== try-sierra ==
==> flow/design.v (excerpt) <==
module breakout(
    input logic clk,
    input logic right,
    input logic left,
    input logic reset,
    output logic [2:0] red,
    output logic [2:0] green,
    output logic [2:0] blue,
    output logic hsync,
    output logic vsync
    );
Size in the first run: about 1200 cells after synthesis, roughly 160 flip-flops.
Settings: LEC_CHECK=0, CAP_MARGIN=20, CORE_MARGIN=2, CORE_UTILIZATION=71, CTS_CLUSTER_DIAMETER=91, PLACE_DENSITY_LB_ADDON=0.09, SETUP_SLACK_MARGIN=0.41, SLEW_MARGIN=20; clock period 1.37 ns.
run.sh (not shown) runs the stock make flow with config.mk's settings and CLKGATE_MAP_FILE=.
4_1_cts: try-sierra exited with error
diff inputs: try-sierra => try-raven
- ABC_AREA: unset -> 1
- PLACE_DENSITY_LB_ADDON: 0.09 -> unset
- CTS_CLUSTER_DIAMETER: 91 -> unset
- SETUP_SLACK_MARGIN: 0.41 -> unset
- the clock period (ns, I/O delays scaled along): 1.37 -> 6.5
==> results <==
try-raven finished every stage and its layout cleared the timing, design-rule and antenna checks.
For try-raven, the biggest combinational cell group after synthesis was simple AND/OR/NAND/NOR gates, unlike try-sierra, where it was AND-OR/OR-AND gates.
Measured against try-sierra, the synthesis area per yosys of try-raven comes out at 1.11 times the reference value.
On setup slack after placement, the lower figure sits with try-sierra, not try-raven.
Area after synthesis in try-raven vs try-sierra: up 11%
Modified inputs, try-tundra compared to try-raven
- changing CORE_UTILIZATION from 71 to 65
- changing the clock period (ns, I/O delays scaled along) from 6.5 to 4.68
--- outcome ---
On final cell count: between try-tundra and try-raven, it ends up lower for try-raven.
On internal power component: between try-tundra and try-raven, it ends up higher for try-tundra.
As far as post-synthesis cell area goes, try-tundra and try-raven are indistinguishable; the numbers are identical.
Re number of filler cells placed in the layout: try-tundra is about 18% up on try-raven.
Input-level comparison between try-willow and try-tundra:
- ABC_AREA removed (was 1)
- CORE_UTILIZATION changed from 65 to 22
- the clock period (ns, I/O delays scaled along) changed from 4.68 to 12.5
Findings:
Looking at area share of xor/xnor cells in the synthesized design, try-willow sits 2.7 points above try-tundra.
Between try-tundra and try-willow, fraction of power spent switching nets is higher for try-tundra, try-willow comes in under that.
try-willow improves on try-tundra in via count.
Of try-tundra and try-willow, the run reporting the lower worst hold slack was try-tundra.
What try-zinc does differently from try-willow at the input level:
- CORE_UTILIZATION changed from 22 to 65
- ABC_AREA newly set to 1
- the clock period (ns, I/O delays scaled along) changed from 12.5 to 4.7
Notes after the runs:
Diff try-willow and try-zinc: sequential share of layout area lower in try-zinc. Wire length of the first global-routing pass up 19% in try-zinc wrt try-willow. Compared with try-willow, in try-zinc number of signal-net buffers in the layout up 19; total design power up about 170%. try-zinc vs try-willow — number of cells in the design after placement climbed by a little under 10%. Side by side, share of total power in the clock network turned out higher in try-zinc than in try-willow. met3 track demand over resource in global routing ended up 4.6 points higher on try-zinc than on try-willow. try-zinc does worse than try-willow on netlist area before placement. Clock distribution area overhead in the final layout (try-zinc over try-willow): decrease, 0.17 points. try-zinc — post-synthesis compound-gate area fraction 11 points lower, try-willow as reference. Compared with try-willow, try-zinc shows a area growth from synthesis to layout that is 2.7 points lower.

========
Starting RTL as in the previous note.
make LEC_CHECK=0 ABC_AREA=1 CAP_MARGIN=20 CORE_ASPECT_RATIO=0.72 CORE_MARGIN=2 CORE_UTILIZATION=72 CTS_CLUSTER_DIAMETER=397 CTS_CLUSTER_SIZE=99 HOLD_SLACK_MARGIN=0.27 PLACE_DENSITY=0.39 SLEW_MARGIN=20 TNS_END_PERCENT=15 finish   # period 3.76 ns
The starting point ran to the end with violations: negative setup slack.
Rerun with:
==> flow/config.mk (replaced) <==
export PLATFORM = sky130hd
export DESIGN_NAME = breakout
export DESIGN_NICKNAME = breakout
export VERILOG_FILES = /design/flow/design.v
export SDC_FILE = /design/flow/constraint.sdc
export NUM_CORES = 4
export LEC_CHECK = 0
export ABC_AREA = 1
export CAP_MARGIN = 20
export CORE_MARGIN = 2
export CORE_UTILIZATION = 67
export SLEW_MARGIN = 20
==> flow/constraint.sdc (replaced) <==
create_clock -name core_clock -period 5.17 [get_ports {clk}]
set_input_delay 1.0340 -clock core_clock [delete_from_list [all_inputs] [get_ports {clk}]]
set_output_delay 1.0340 -clock core_clock [all_outputs]
set_load 0.01 [all_outputs]
=>
- Now the flow went through all stages and came out clean
- worst setup slack is better by 0.62 ns
- via count shrinks by roughly a tenth
- worst hold slack is about the same
- final area shrinks by a little under a tenth
Rerun with:
--- a/flow/config.mk
+++ b/flow/config.mk
@@ -10,3 +10,4 @@
 export CORE_MARGIN = 2
-export CORE_UTILIZATION = 67
+export CORE_UTILIZATION = 72
+export PLACE_DENSITY_LB_ADDON = 0.02
 export SLEW_MARGIN = 20
==> flow/constraint.sdc (replaced) <==
create_clock -name core_clock -period 3.61 [get_ports {clk}]
set_input_delay 0.7220 -clock core_clock [delete_from_list [all_inputs] [get_ports {clk}]]
set_output_delay 0.7220 -clock core_clock [all_outputs]
set_load 0.01 [all_outputs]
Outcome: This time the run finished but fails on negative setup slack; utilization grows by 14 points; wire length grows by 20%; setup slack degrades by 0.83 ns; power grows by 52%; area after synthesis is unchanged; cell area grows by 10%; cell count grows by 4.8%; via count grows by 13%; clock power grows by 49%.
Rerun with:
--- a/flow/config.mk
+++ b/flow/config.mk
@@ -7,7 +7,5 @@
 export LEC_CHECK = 0
-export ABC_AREA = 1
 export CAP_MARGIN = 20
 export CORE_MARGIN = 2
-export CORE_UTILIZATION = 72
-export PLACE_DENSITY_LB_ADDON = 0.02
+export CORE_UTILIZATION = 40
 export SLEW_MARGIN = 20
==> flow/constraint.sdc (replaced) <==
create_clock -name core_clock -period 8.0 [get_ports {clk}]
set_input_delay 1.6000 -clock core_clock [delete_from_list [all_inputs] [get_ports {clk}]]
set_output_delay 1.6000 -clock core_clock [all_outputs]
set_load 0.01 [all_outputs]
The new run finished clean.
Routed wire length came out lower by about 30%.
Die area came out higher by about 60%.
Sequential share of layout area came out higher by 4.9 points.
Sequential power came out lower by 54%.
Power came out lower by 57%.

========
Setup of run A:
Starting RTL as in the previous note.
clock: 3.63 ns
lec_check: 0
abc_area: 1
cap_margin: 20
core_margin: 2
core_utilization: 72
gpl_routability_driven: 0
place_density_lb_addon: 0.02
slew_margin: 25
Nothing crashed in run A and all stages finished; the problem is that the final layout failed, the offending checks being setup timing.
### run A -> run B
Settings: MIN_ROUTING_LAYER now met1, previously not set; PLACE_DENSITY_LB_ADDON now 0.07, was 0.02; SETUP_SLACK_MARGIN now -0.23, previously not set; SLEW_MARGIN now 40, was 25; CTS_CLUSTER_DIAMETER now 344, previously not set; TNS_END_PERCENT now 90, previously not set.
### Flow results
- Status run B: flow complete, layout not clean - setup timing
- Run B vs run A on global routing met3 resource utilization: run B is the lower one.
- Run B has less setup slack than run A.
- Looking at net switching component of the power, run B sits below run A.
- Summary: with run A as the reference, post-place instance area in run B moved down slightly.
- Comparing run A with run B, the area taken by multi-input logic gates came out essentially unchanged.
- Taking run A as the reference, in run B worst-case register-to-register setup slack dropped 310 ps, design area shows a reduction of 200 µm².
- Combinational share of cell area is higher on run B
- Lower overall track demand over capacity in global routing among run B and run A: run A

========
Setup of run 1:
breakout again, from the RTL that the note above started with.
==> flow/design.v (excerpt) <==
module breakout(
    input logic clk,
    input logic right,
    input logic left,
    input logic reset,
    output logic [2:0] red,
    output logic [2:0] green,
    output logic [2:0] blue,
    output logic hsync,
    output logic vsync
    );
logic [9:0] xpos;
logic [9:0] ypos;
vga signal_generator_inst(clk, reset, hsync, vsync, xpos, ypos);
game game_inst(clk, xpos, ypos, right, left, reset, red, green, blue);                                                                  
endmodule
make LEC_CHECK=0 ABC_AREA=1 CAP_MARGIN=20 CELL_PAD_IN_SITES_DETAIL_PLACEMENT=1 CORE_MARGIN=7 CORE_UTILIZATION=47 CTS_CLUSTER_DIAMETER=248 CTS_CLUSTER_SIZE=98 HOLD_SLACK_MARGIN=0.29 PLACE_DENSITY=0.4 SLEW_MARGIN=20 TNS_END_PERCENT=10 finish   # period 8.0 ns
Here is what was changed in the inputs of run 2 compared with run 1.
- CORE_UTILIZATION now 59, was 47
- CTS_CLUSTER_SIZE now 100, was 98
- CELL_PAD_IN_SITES_DETAIL_PLACEMENT no longer set, was 1
- HOLD_SLACK_MARGIN no longer set, was 0.29
- CTS_CLUSTER_DIAMETER now 259, was 248
- SETUP_SLACK_MARGIN now 1.94, previously not set
--- outcome ---
Run 2 completed every stage of the flow, and the final layout passed the timing, design-rule and antenna checks. Run 1 → run 2: all-layer global routing usage grew by 1.1 points; share of total power in the clock network shrank by 0.2 points; aggregate routed wire length shrank by 13%. Launching instance or port of the critical path: game_inst.ballX[0]$_SDFFE_PP0P_ -> run 1, signal_generator_inst.vc[1]$_SDFFE_PP0P_ -> run 2.
Setup changes, run 2 to run 3
- a change of CTS_CLUSTER_DIAMETER from 259 to 248
- a deleted SETUP_SLACK_MARGIN that had been 1.94
- an added HOLD_SLACK_MARGIN of 0.29
## What came out
- signal_generator_inst.vc[1]$_SDFFE_PP0P_ as the launching element of the worst setup path was reported by run 2, and game_inst.ballX[0]$_SDFFE_PP0P_ by run 3.
- Any difference in clock network power between run 2 and run 3 is small enough to ignore.
- Run 2 has lower shortest clock period the worst path allows after layout than run 3.
- Changes observed in run 3 relative to run 2: first-pass iteration count of the detailed router shrank by 2; post-synthesis to final-layout area growth held steady; simple-gate portion of the synthesized area held steady; design area held steady.
- Run 3 finished all stages; the layout is clean.
Inputs modified between run 3 and run 4:
- setting MAX_ROUTING_LAYER to met4 for the first time
- changing CORE_MARGIN from 7 to 6
- setting CELL_PAD_IN_SITES_DETAIL_PLACEMENT to 1 for the first time
- changing CAP_MARGIN from 20 to 40
- removing TNS_END_PERCENT (formerly 10)
- changing CORE_UTILIZATION from 59 to 40
- removing PLACE_DENSITY (formerly 0.4)
- removing HOLD_SLACK_MARGIN (formerly 0.29)
- changing CTS_CLUSTER_DIAMETER from 248 to 291
- setting GPL_ROUTABILITY_DRIVEN to 1 for the first time
- changing SLEW_MARGIN from 20 to 30
- setting CORE_ASPECT_RATIO to 1.16 for the first time
- setting SETUP_SLACK_MARGIN to -0.57 for the first time
- setting CELL_PAD_IN_SITES_GLOBAL_PLACEMENT to 1 for the first time
- removing CTS_CLUSTER_SIZE (formerly 100)
[summary]
Inserted tap cell count grows by more than half when moving from run 3 to run 4.
Area of all placed cells without fillers for run 4: 2.1% up relative to run 3
Lower final critical path time including I/O delays and setup was reported by run 3, not run 4.
The final reports for run 4 and run 3 show number of buffers other than clock buffers in the final layout higher in the former.
The run showing the greater post-layout total power is run 4.

========
breakout again, from the RTL that the note above started with.
// breakout
module breakout(
    input logic clk,
    input logic right,
    input logic left,
    input logic reset,
    output logic [2:0] red,
    output logic [2:0] green,
    output logic [2:0] blue,
    output logic hsync,
    output logic vsync
    );
logic [9:0] xpos;
logic [9:0] ypos;
vga signal_generator_inst(clk, reset, hsync, vsync, xpos, ypos);
game game_inst(clk, xpos, ypos, right, left, reset, red, green, blue);                                                                  
endmodule
Settings: LEC_CHECK=0, ABC_AREA=1, CAP_MARGIN=20, CELL_PAD_IN_SITES_DETAIL_PLACEMENT=2, CORE_MARGIN=2, CORE_UTILIZATION=46, CTS_CLUSTER_DIAMETER=188, GPL_ROUTABILITY_DRIVEN=0, HOLD_SLACK_MARGIN=0.11, MIN_ROUTING_LAYER=met2, PLACE_DENSITY_LB_ADDON=0.07, SLEW_MARGIN=5, TNS_END_PERCENT=35; clock period 8.29 ns.
The first run aborted during 3_5_place_dp.
==> next run, changes <==
CELL_PAD_IN_SITES_DETAIL_PLACEMENT = not set   (was 2)
CORE_MARGIN = 7   (was 2)
CORE_UTILIZATION = 55   (was 46)
CTS_CLUSTER_DIAMETER = 270   (was 188)
CTS_CLUSTER_SIZE = 99   (was not set)
GPL_ROUTABILITY_DRIVEN = not set   (was 0)
HOLD_SLACK_MARGIN = not set   (was 0.11)
MIN_ROUTING_LAYER = met1   (was met2)
PLACE_DENSITY_LB_ADDON = 0.3   (was 0.07)
SETUP_SLACK_MARGIN = 2.25   (was not set)
SLEW_MARGIN = 20   (was 5)
TNS_END_PERCENT = 5   (was 35)
What happened: With this change the flow finished with timing, DRC and antenna clean. Die area goes down by 4.1%. Synthesized area does not change. Synthesized cell count stays the same.
==> next run, changes <==
ABC_AREA = not set   (was 1)
CORE_MARGIN = 2   (was 7)
CORE_UTILIZATION = 24   (was 55)
CTS_CLUSTER_DIAMETER = 70   (was 270)
CTS_CLUSTER_SIZE = not set   (was 99)
MIN_ROUTING_LAYER = met2   (was met1)
PLACE_DENSITY_LB_ADDON = 0.07   (was 0.3)
SETUP_SLACK_MARGIN = not set   (was 2.25)
TNS_END_PERCENT = 35   (was 5)
After rerunning:
- The changed run finished with timing, DRC and antenna clean
- clock power goes up by 6.2%
- maximum frequency goes down by 16%
- global-route usage goes down by 3.3 points
- sequential power goes up by about 1%
- setup slack gets worse by 1.0 ns
- wire length goes up by 2.0%
- sequential cell count does not change
- utilization goes down by 33 points
==> next run, changes <==
ABC_AREA = 1   (was not set)
CORE_ASPECT_RATIO = 1.9   (was not set)
CORE_MARGIN = 7   (was 2)
CORE_UTILIZATION = 70   (was 24)
CTS_CLUSTER_DIAMETER = 362   (was 70)
CTS_CLUSTER_SIZE = 99   (was not set)
MIN_ROUTING_LAYER = met1   (was met2)
PLACE_DENSITY_LB_ADDON = 0.3   (was 0.07)
TNS_END_PERCENT = 5   (was 35)
Outcome: Synthesized area increases by 11%; total power increases by 3.6%; worst setup slack is better by 0.64 ns; critical path depth increases by 4; maximum frequency increases by 11%; clock-buffer cell count increases by 2; synthesized cell count increases by 44%; combinational power increases by about 5%; via count decreases by 0.45%; cell area increases by 7.0%.

========
breakout again, from the RTL that the note above started with.
// breakout
module breakout(
    input logic clk,
    input logic right,
    input logic left,
    input logic reset,
    output logic [2:0] red,
    output logic [2:0] green,
    output logic [2:0] blue,
    output logic hsync,
    output logic vsync
    );
logic [9:0] xpos;
logic [9:0] ypos;
vga signal_generator_inst(clk, reset, hsync, vsync, xpos, ypos);
game game_inst(clk, xpos, ypos, right, left, reset, red, green, blue);                                                                  
endmodule
export LEC_CHECK = 0
export CAP_MARGIN = 20
export CELL_PAD_IN_SITES_DETAIL_PLACEMENT = 1
export CORE_ASPECT_RATIO = 0.84
export CORE_MARGIN = 2
export CORE_UTILIZATION = 37
export CTS_CLUSTER_DIAMETER = 119
export PLACE_DENSITY_LB_ADDON = 0.11
export SETUP_SLACK_MARGIN = 0.78
export SLEW_MARGIN = 20
create_clock -name core_clock -period 5.77 [get_ports {clk}]
Then changed:
Settings changed: CELL_PAD_IN_SITES_DETAIL_PLACEMENT 1 to not set, CORE_ASPECT_RATIO 0.84 to not set, CORE_UTILIZATION 37 to 72, CTS_CLUSTER_DIAMETER 119 to 375, CTS_CLUSTER_SIZE set to 98, PLACE_DENSITY_LB_ADDON 0.11 to not set, SETUP_SLACK_MARGIN 0.78 to not set.
Clock period 5.77 ns to 8.83 ns, I/O delays scaled along.
=> Non-clock buffer count decreases by 21; combinational power decreases by well over a third; via count stays flat; core utilization increases by 37 points; count of clock-buffer cells in the layout decreases by 3; die size decreases by well over a third; final area decreases by a few percent; synthesized cell count does not change; wire length decreases by about a fifth.
Then changed:
Settings changed: ABC_AREA set to 1, CORE_UTILIZATION 72 to 69, CTS_CLUSTER_DIAMETER 375 to not set, CTS_CLUSTER_SIZE 98 to not set.
Clock period 8.83 ns to 3.79 ns, I/O delays scaled along.
The new run finished with negative setup slack left.
Final cell count grows by well over a third.
Die area grows by about a fifth.
Count of clock-buffer cells in the layout grows by 1.
Clock skew grows by 3.3 ps.
Total power grows by well over a third.
Sequential power grows by well over a third.
Critical path depth grows by 8.
Wire length grows by well over a third.
Power figures rest on the tool's default switching activity, not on a simulated workload.
